Setup of job 101:
// sa_top
module sa_top (
    input  logic          clk_i,
    input  logic          rst_ni,
    input  logic          s_valid_i,
    input  logic          s_last_i,
    input  logic          m_ready_i,
    output logic          s_ready_o,
    output logic          m_valid_o,
    output logic          m_last_o,
    input  logic [ 15:0]  sx_data_i,
    input  logic [ 63:0]  sk_data_i,
    output logic [ 63:0]  m_data_o
);
Size in the first run: ~16000 cells after synthesis, roughly 2000 flip-flops, roughly 150 I/O pins, ~0.13 mm2 of cells after synthesis.
Settings: LEC_CHECK=0, CAP_MARGIN=20, CELL_PAD_IN_SITES_GLOBAL_PLACEMENT=0, CORE_ASPECT_RATIO=1.14, CORE_MARGIN=2, CORE_UTILIZATION=72, CTS_CLUSTER_SIZE=52, HOLD_SLACK_MARGIN=-0.09, MAX_ROUTING_LAYER=met5, PLACE_DENSITY_LB_ADDON=0.01, SETUP_SLACK_MARGIN=1.12, SLEW_MARGIN=20; clock period 3.83 ns.
run.sh (not shown) runs the stock make flow with config.mk's settings and CLKGATE_MAP_FILE=.
The layout from job 101, despite a flow that completed every stage, fails the layout checks, with the failing checks listed as negative setup slack.
Inputs modified between job 101 and job 102:
- CTS_CLUSTER_SIZE no longer set, was 52
- SETUP_SLACK_MARGIN no longer set, was 1.12
- CORE_UTILIZATION now 65, was 72
- CTS_CLUSTER_DIAMETER now 57, previously not set
- PLACE_DENSITY_LB_ADDON no longer set, was 0.01
- HOLD_SLACK_MARGIN no longer set, was -0.09
- ABC_AREA now 1, previously not set
- the clock period (ns, I/O delays scaled along) now 5.43, was 3.83
Findings:
- Job 102 has completed all stages; timing, DRC and antenna checks passed.
- Compared with job 101, job 102 shows a higher number of placement rows.
- Relative to job 101, worst path buffer plus inverter count has decreased by 1 in job 102.
- | final-report setup violation count | higher: job 101 |
- Job 102 against job 101: global-route usage went down; sequential share of layout area went up.
- Sort job 101 and job 102 by clock latency on the worst-skew pair desc -> top: job 102
- Compare job 101 and job 102 | hold slack lower: job 101
- Job 102 against job 101; total wire length is down slightly.
The inputs of job 103 differ from those of job 102 as listed below.
- setting SETUP_SLACK_MARGIN to 0.71 for the first time
- removing ABC_AREA (formerly 1)
- removing CTS_CLUSTER_DIAMETER (formerly 57)
- changing CORE_UTILIZATION from 65 to 67
- changing CELL_PAD_IN_SITES_GLOBAL_PLACEMENT from 0 to 1
- changing the clock period (ns, I/O delays scaled along) from 5.43 to 3.96
Notes after the runs:
The flow ran to completion for all of job 102 and job 103 but job 103, which stopped partway. Flow for job 103 halted at global placement without I/O, error code GPL-0301. The count of cell types in the netlist reported for job 103 is greater than that of job 102 by 49. Pre-placement core utilization delta for job 103 relative to job 102: 2.1 points higher. Job 102 → job 103: instance count of the mapped netlist now smaller, die size now smaller.
Relative to job 103, the following input files were edited for job 104:
- CELL_PAD_IN_SITES_GLOBAL_PLACEMENT no longer set, was 1
- CTS_CLUSTER_SIZE now 100, previously not set
- PLACE_DENSITY now 0.6, previously not set
- CORE_ASPECT_RATIO no longer set, was 1.14
- MAX_ROUTING_LAYER no longer set, was met5
- CORE_UTILIZATION now 62, was 67
- SETUP_SLACK_MARGIN no longer set, was 0.71
- the clock period (ns, I/O delays scaled along) now 2.87, was 3.96
==> results <==
~same number of enable-type register cells in the synthesized netlist in job 104 and job 103
Compared with job 103, in job 104 sequential fraction of the synthesis area now sits at about the same level, die outline height went down by 2.6%.
None of the runs job 104 and job 103 ends with a clean layout.
Job 104 had finished all stages when the layout checks came back failing, citing negative setup slack.
Job 103 is listed as incomplete: the tool reported an error in global placement without I/O and the run ended there.
Job 104 falls short of job 103 in total die area.
Comparing job 103 against job 104, there is no change at all in number of flip-flops and latches in the synthesized netlist.
Sort job 104 and job 103 by initial cell density of the core desc -> top: job 103
Inputs modified between job 104 and job 105:
- CORE_UTILIZATION now 16, was 62
- CTS_CLUSTER_SIZE no longer set, was 100
- the clock period (ns, I/O delays scaled along) now 6.19, was 2.87
--- outcome ---
Job 104: all stages done; final checks FAILED (negative setup slack). Job 105: all stages complete, timing, DRC and antenna checks passed. Job 104 has higher worst reg-to-reg path cell count than job 105. Of job 105 and job 104, it is job 105 that has the higher smallest setup slack after layout. Diff job 104 -> job 105 | number of clock buffer instances in the layout | up slightly. Looking at data-path buffer share of cell area in the final layout, job 105 sits 8.3 points lower than job 104 does. Job 105: routed wire length is 3600 um higher than what job 104 reported.
